==> inputs of run P <==
==> flow/design.v <==
module aoc_solver_top #(
    parameter WIDTH    = 32,
    parameter HEIGHT   = 32,
    parameter LOG_SIZE = 10
) (
    input         clear,
    input         clock,
    input  [31:0] reg_wdata,
    input         reg_write_strobe,
    input  [3:0]  reg_addr,
    output [31:0] reg_rdata
);
    localparam LATENCY = WIDTH + 5;
    localparam CELLS   = WIDTH * HEIGHT;
    localparam [2:0] S_START    = 3'd0;
    localparam [2:0] S_LOAD     = 3'd1;
    localparam [2:0] S_PROCESS  = 3'd2;
    localparam [2:0] S_CHECK    = 3'd3;
    localparam [2:0] S_FINISHED = 3'd4;
    reg  [LOG_SIZE-1:0] ram_write_addr;
    wire ram_write_en = reg_write_strobe & (reg_addr == 4'd3);
    wire start        = reg_write_strobe & (reg_addr == 4'd0) & reg_wdata[0];
    always @(posedge clock)
        if (clear)
            ram_write_addr <= {LOG_SIZE{1'b0}};
        else if (reg_write_strobe & (reg_addr == 4'd2))
            ram_write_addr <= reg_wdata[LOG_SIZE-1:0];
    reg [2:0]          state;
    reg [LOG_SIZE-1:0] x_count, y_count, read_addr;
    reg [15:0]         total_removed;
    reg                has_changed;
    wire in_load      = (state == S_LOAD);
    wire in_process   = (state == S_PROCESS);
    wire enable_shift = in_load | in_process;
    reg mem [0:(1<<LOG_SIZE)-1];
    reg rd_q0, rd_q1, rd_q2;
    always @(posedge clock)
        if (clear) begin
            rd_q0 <= 1'b0;
            rd_q1 <= 1'b0;
            rd_q2 <= 1'b0;
        end else begin
            rd_q0 <= mem[read_addr];
            rd_q1 <= rd_q0;
            rd_q2 <= rd_q1;
        end
    wire row0 = rd_q2;
    reg [WIDTH-1:0] line1, line2;
    wire row1 = line1[WIDTH-1];
    wire row2 = line2[WIDTH-1];
    reg r0c1, r0c2, r1c1, r1c2, r2c1, r2c2;
    always @(posedge clock)
        if (clear) begin
            line1 <= {WIDTH{1'b0}};
            line2 <= {WIDTH{1'b0}};
            {r0c1, r0c2, r1c1, r1c2, r2c1, r2c2} <= 6'd0;
        end else if (enable_shift) begin
            line1 <= {line1[WIDTH-2:0], row0};
            line2 <= {line2[WIDTH-2:0], row1};
            r0c1 <= row0; r0c2 <= r0c1;
            r1c1 <= row1; r1c2 <= r1c1;
            r2c1 <= row2; r2c2 <= r2c1;
        end
    reg [LOG_SIZE-1:0] cur_x_pipe [0:LATENCY-2];
    reg [LOG_SIZE-1:0] cur_y_pipe [0:LATENCY-2];
    reg [LOG_SIZE-1:0] waddr_pipe [0:LATENCY-1];
    integer i;
    always @(posedge clock)
        if (clear) begin
            for (i = 0; i < LATENCY - 1; i = i + 1) begin
                cur_x_pipe[i] <= {LOG_SIZE{1'b0}};
                cur_y_pipe[i] <= {LOG_SIZE{1'b0}};
            end
            for (i = 0; i < LATENCY; i = i + 1)
                waddr_pipe[i] <= {LOG_SIZE{1'b0}};
        end else begin
            cur_x_pipe[0] <= x_count;
            cur_y_pipe[0] <= y_count;
            for (i = 1; i < LATENCY - 1; i = i + 1) begin
                cur_x_pipe[i] <= cur_x_pipe[i-1];
                cur_y_pipe[i] <= cur_y_pipe[i-1];
            end
            waddr_pipe[0] <= read_addr;
            for (i = 1; i < LATENCY; i = i + 1)
                waddr_pipe[i] <= waddr_pipe[i-1];
        end
    wire [LOG_SIZE-1:0] cur_x      = cur_x_pipe[LATENCY-2];
    wire [LOG_SIZE-1:0] cur_y      = cur_y_pipe[LATENCY-2];
    wire [LOG_SIZE-1:0] write_addr = waddr_pipe[LATENCY-1];
    wire is_left   = (cur_x == 0);
    wire is_right  = (cur_x == WIDTH - 1);
    wire is_top    = (cur_y == 0);
    wire is_bottom = (cur_y == HEIGHT - 1);
    wire n_ul = r2c2 & ~(is_top | is_left);
    wire n_u  = r2c1 & ~is_top;
    wire n_ur = row2 & ~(is_top | is_right);
    wire n_l  = r1c2 & ~is_left;
    wire n_r  = row1 & ~is_right;
    wire n_dl = r0c2 & ~(is_bottom | is_left);
    wire n_d  = r0c1 & ~is_bottom;
    wire n_dr = row0 & ~(is_bottom | is_right);
    wire [3:0] count_now = n_ul + n_u + n_ur + n_l + n_r + n_dl + n_d + n_dr;
    reg [3:0] neighbours_count;
    reg       center_delayed;
    always @(posedge clock)
        if (clear) begin
            neighbours_count <= 4'd0;
            center_delayed   <= 1'b0;
        end else if (enable_shift) begin
            neighbours_count <= count_now;
            center_delayed   <= r1c1;
        end
    wire remove    = in_process & center_delayed & (neighbours_count < 4'd4);
    wire advancing = in_load | (in_process & (read_addr < CELLS));
    wire                mem_we    = ram_write_en | remove;
    wire [LOG_SIZE-1:0] mem_waddr = remove ? write_addr : ram_write_addr;
    wire                mem_wdata = remove ? 1'b0 : reg_wdata[0];
    always @(posedge clock)
        if (mem_we)
            mem[mem_waddr] <= mem_wdata;
    always @(posedge clock)
        if (clear) begin
            state         <= S_START;
            x_count       <= {LOG_SIZE{1'b0}};
            y_count       <= {LOG_SIZE{1'b0}};
            read_addr     <= {LOG_SIZE{1'b0}};
            total_removed <= 16'd0;
            has_changed   <= 1'b0;
        end else begin
            if (advancing) begin
                read_addr <= read_addr + 1'b1;
                if (x_count == WIDTH - 1) begin
                    x_count <= {LOG_SIZE{1'b0}};
                    y_count <= y_count + 1'b1;
                end else
                    x_count <= x_count + 1'b1;
            end
            case (state)
                S_START:
                    if (start) begin
                        total_removed <= 16'd0;
                        read_addr     <= {LOG_SIZE{1'b0}};
                        x_count       <= {LOG_SIZE{1'b0}};
                        y_count       <= {LOG_SIZE{1'b0}};
                        has_changed   <= 1'b0;
                        state         <= S_LOAD;
                    end
                S_LOAD:
                    if (read_addr == LATENCY - 1)
                        state <= S_PROCESS;
                S_PROCESS: begin
                    if (remove) begin
                        has_changed   <= 1'b1;
                        total_removed <= total_removed + 16'd1;
                    end
                    if (write_addr == CELLS - 1)
                        state <= S_CHECK;
                end
                S_CHECK:
                    if (has_changed) begin
                        has_changed <= 1'b0;
                        read_addr   <= {LOG_SIZE{1'b0}};
                        x_count     <= {LOG_SIZE{1'b0}};
                        y_count     <= {LOG_SIZE{1'b0}};
                        state       <= S_LOAD;
                    end else
                        state <= S_FINISHED;
                default: ;
            endcase
        end
    wire done = (state == S_FINISHED);
    assign reg_rdata = (reg_addr == 4'd1) ? {total_removed, 15'd0, done} : 32'd0;
endmodule
==> flow/run.sh <==
#!/bin/bash
# the make line also repeats each setting of config.mk as NAME=value (left out here)
make -C /OpenROAD-flow-scripts/flow DESIGN_CONFIG=/design/flow/config.mk WORK_HOME=/design/flow/orfs CLKGATE_MAP_FILE= finish
==> flow/config.mk <==
export PLATFORM = sky130hd
export DESIGN_NAME = aoc_solver_top
export DESIGN_NICKNAME = aoc_solver_top
export VERILOG_FILES = /design/flow/design.v
export SDC_FILE = /design/flow/constraint.sdc
export NUM_CORES = 4
export LEC_CHECK = 0
export CAP_MARGIN = 20
export CELL_PAD_IN_SITES_DETAIL_PLACEMENT = 0
export CORE_MARGIN = 2
export CORE_UTILIZATION = 72
export CTS_CLUSTER_SIZE = 14
export HOLD_SLACK_MARGIN = 0.09
export PLACE_DENSITY = 0.61
export SETUP_SLACK_MARGIN = -0.21
export SLEW_MARGIN = 30
==> flow/constraint.sdc <==
create_clock -name core_clock -period 3.04 [get_ports {clock}]
set_input_delay 0.6080 -clock core_clock [delete_from_list [all_inputs] [get_ports {clock}]]
set_output_delay 0.6080 -clock core_clock [all_outputs]
set_load 0.01 [all_outputs]
==> run C: changes against run P <==
==> flow/config.mk (replaced) <==
export PLATFORM = sky130hd
export DESIGN_NAME = aoc_solver_top
export DESIGN_NICKNAME = aoc_solver_top
export VERILOG_FILES = /design/flow/design.v
export SDC_FILE = /design/flow/constraint.sdc
export NUM_CORES = 4
export LEC_CHECK = 0
export ABC_AREA = 1
export CAP_MARGIN = 20
export CORE_MARGIN = 2
export CORE_UTILIZATION = 72
export CTS_CLUSTER_DIAMETER = 210
export CTS_CLUSTER_SIZE = 21
export HOLD_SLACK_MARGIN = 0.24
export SETUP_SLACK_MARGIN = -0.16
export SLEW_MARGIN = 20
==> flow/constraint.sdc (replaced) <==
create_clock -name core_clock -period 2.22 [get_ports {clock}]
set_input_delay 0.4440 -clock core_clock [delete_from_list [all_inputs] [get_ports {clock}]]
set_output_delay 0.4440 -clock core_clock [all_outputs]
set_load 0.01 [all_outputs]
==> qor summary <==
| quantity | run P | run C |
|---|---|---|
| Result of the run | complete, but fails checks | complete, but fails checks |
| Violated checks | negative setup slack | negative setup slack |
| Met2 wire len | 81060 um | 107700 um |
| Area fraction of clock buffers and clock inverters | 7.432% | 3.374% |
| Cts bufs inserted | 205 | 116 |
| Fill cell count | 5903 | 5914 |
| Worst hold path depth | 2 | 3 |
| Sequential cell area | 0.05524 mm^2 | 0.05525 mm^2 |
| Min Clock Period, post-route | 3.760 ns | 3.341 ns |
| Post-Synth XOR/XNOR Area | 0.3646% | 0.07413% |
| WHS | 0.2278 ns | 0.3338 ns |
| H-tree levels | 4 | 3 |
| Portion of the layout cell area used by non-clock buffers | 4.035% | 9.912% |
| Max IR drop VDD | 0.6131 mV | 0.7786 mV |
| Transition time of the tightest slew-check pin | 0.8728 ns | 0.7382 ns |
| Final nets | 6278 | 9330 |
| Combinational power | 0.000776 W | 0.00185 W |

==> run a: inputs <==
// aoc_solver_top: RTL as listed in full above, without the edits since
==> flow/config.mk <==
export PLATFORM = sky130hd
export DESIGN_NAME = aoc_solver_top
export DESIGN_NICKNAME = aoc_solver_top
export VERILOG_FILES = /design/flow/design.v
export SDC_FILE = /design/flow/constraint.sdc
export NUM_CORES = 4
export LEC_CHECK = 0
export CAP_MARGIN = 20
export CELL_PAD_IN_SITES_GLOBAL_PLACEMENT = 2
export CORE_ASPECT_RATIO = 1.53
export CORE_MARGIN = 8
export CORE_UTILIZATION = 43
export CTS_CLUSTER_SIZE = 31
export GPL_ROUTABILITY_DRIVEN = 0
export HOLD_SLACK_MARGIN = 0.16
export MAX_ROUTING_LAYER = met4
export SETUP_SLACK_MARGIN = 1.11
export SLEW_MARGIN = 30
export TNS_END_PERCENT = 65
==> flow/constraint.sdc <==
create_clock -name core_clock -period 5.0 [get_ports {clock}]
set_input_delay 1.0000 -clock core_clock [delete_from_list [all_inputs] [get_ports {clock}]]
set_output_delay 1.0000 -clock core_clock [all_outputs]
set_load 0.01 [all_outputs]
run.sh (not shown) runs the stock make flow with config.mk's settings and CLKGATE_MAP_FILE=.
==> inputs of run b, as changes to run a <==
Settings changed: ABC_AREA set to 1, CELL_PAD_IN_SITES_GLOBAL_PLACEMENT 2 to not set, CORE_ASPECT_RATIO 1.53 to not set, CORE_MARGIN 8 to 2, CORE_UTILIZATION 43 to 70, CTS_CLUSTER_DIAMETER set to 210, CTS_CLUSTER_SIZE 31 to 21, GPL_ROUTABILITY_DRIVEN 0 to not set, HOLD_SLACK_MARGIN 0.16 to not set, MAX_ROUTING_LAYER met4 to not set, SETUP_SLACK_MARGIN 1.11 to not set, SLEW_MARGIN 30 to 20, TNS_END_PERCENT 65 to not set.
==> flow/constraint.sdc (replaced) <==
create_clock -name core_clock -period 2.22 [get_ports {clock}]
set_input_delay 0.4440 -clock core_clock [delete_from_list [all_inputs] [get_ports {clock}]]
set_output_delay 0.4440 -clock core_clock [all_outputs]
set_load 0.01 [all_outputs]
==> inputs of run c, as changes to run a <==
Settings changed: CELL_PAD_IN_SITES_GLOBAL_PLACEMENT 2 to not set, CORE_ASPECT_RATIO 1.53 to not set, CORE_MARGIN 8 to 2, CORE_UTILIZATION 43 to 72, CTS_CLUSTER_SIZE 31 to 14, GPL_ROUTABILITY_DRIVEN 0 to not set, HOLD_SLACK_MARGIN 0.16 to not set, MAX_ROUTING_LAYER met4 to not set, PLACE_DENSITY_LB_ADDON set to 0.03, SETUP_SLACK_MARGIN 1.11 to 0.81, SLEW_MARGIN 30 to 20, TNS_END_PERCENT 65 to not set.
==> flow/constraint.sdc (replaced) <==
create_clock -name core_clock -period 3.09 [get_ports {clock}]
set_input_delay 0.6180 -clock core_clock [delete_from_list [all_inputs] [get_ports {clock}]]
set_output_delay 0.6180 -clock core_clock [all_outputs]
set_load 0.01 [all_outputs]
==> results <==
Of run b and run a, run a has the higher die area (gap about 40%, measured against run a). Clock-buffer cell count: run c > run a > run b. Of run a and run c, run a has the higher clock skew (gap 0.010 ns). Run b completed and failed the layout checks on negative setup slack. Run a passed the timing, DRC and antenna checks. Run c completed, yet does not pass: negative setup slack. The highest non-clock buffer count belongs to run b, the lowest to run a. Hold slack, lowest first: run c, run b, run a. Of run b and run c, run b has the higher synthesized cell count (gap 47%, measured against run c). The highest critical path depth belongs to run b, the lowest to run a. Power: run b > run c > run a.
==> figures <==
| metric | run c | run b | run a |
|---|---|---|---|
| Largest buffer count on any clock path | 3 | 3 | 4 |
| Combinational cell area excluding buffers and inverters | 22,300 µm² | 21,000 µm² | 22,200 µm² |
| Synth top cell by count | dfxtp_1 | nor2_1 | dfxtp_1 |
| Cells in synth_stat.txt | 6,130 | 9,032 | 6,130 |
| Die ar. | 113,000 µm² | 121,000 µm² | 199,000 µm² |
| Sequential element share of the synthesized area | 69.7% | 66.8% | 69.7% |
| Endpoint of the worst setup timing path | neighbours_count[2] | neighbours_count[2] | reg_rdata[31] |
| Cell Area, Placed | 83,100 µm² | 87,800 µm² | 82,300 µm² |
| Depth of the most critical reg-to-reg path | 16 | 17 | 16 |
| Portion of the layout cell area used by non-clock buffers | 5.28% | 6.93% | 2.08% |
| Run status | failed layout checks | failed layout checks | timing/DRC/antenna clean |
| Violated checks | negative setup slack | negative setup slack | - |
| OpenROAD warning count | 65 | 73 | 72 |
| Final-layout fill cell count | 5,524 | 7,849 | 16,600 |
| Top-area cell share | 38.8% | 37.2% | 38.8% |
| Worst endpoint data arrival time | 4.50 ns | 4.04 ns | 2.85 ns |
| Critical Path Slowest Stage Cell | or4_4 | fa_1 | clkdlybuf4s50_1 |
| Hold-fix buffer count after cts | 0 | 1 | 0 |
Power is estimated from default activity; no workload was simulated.
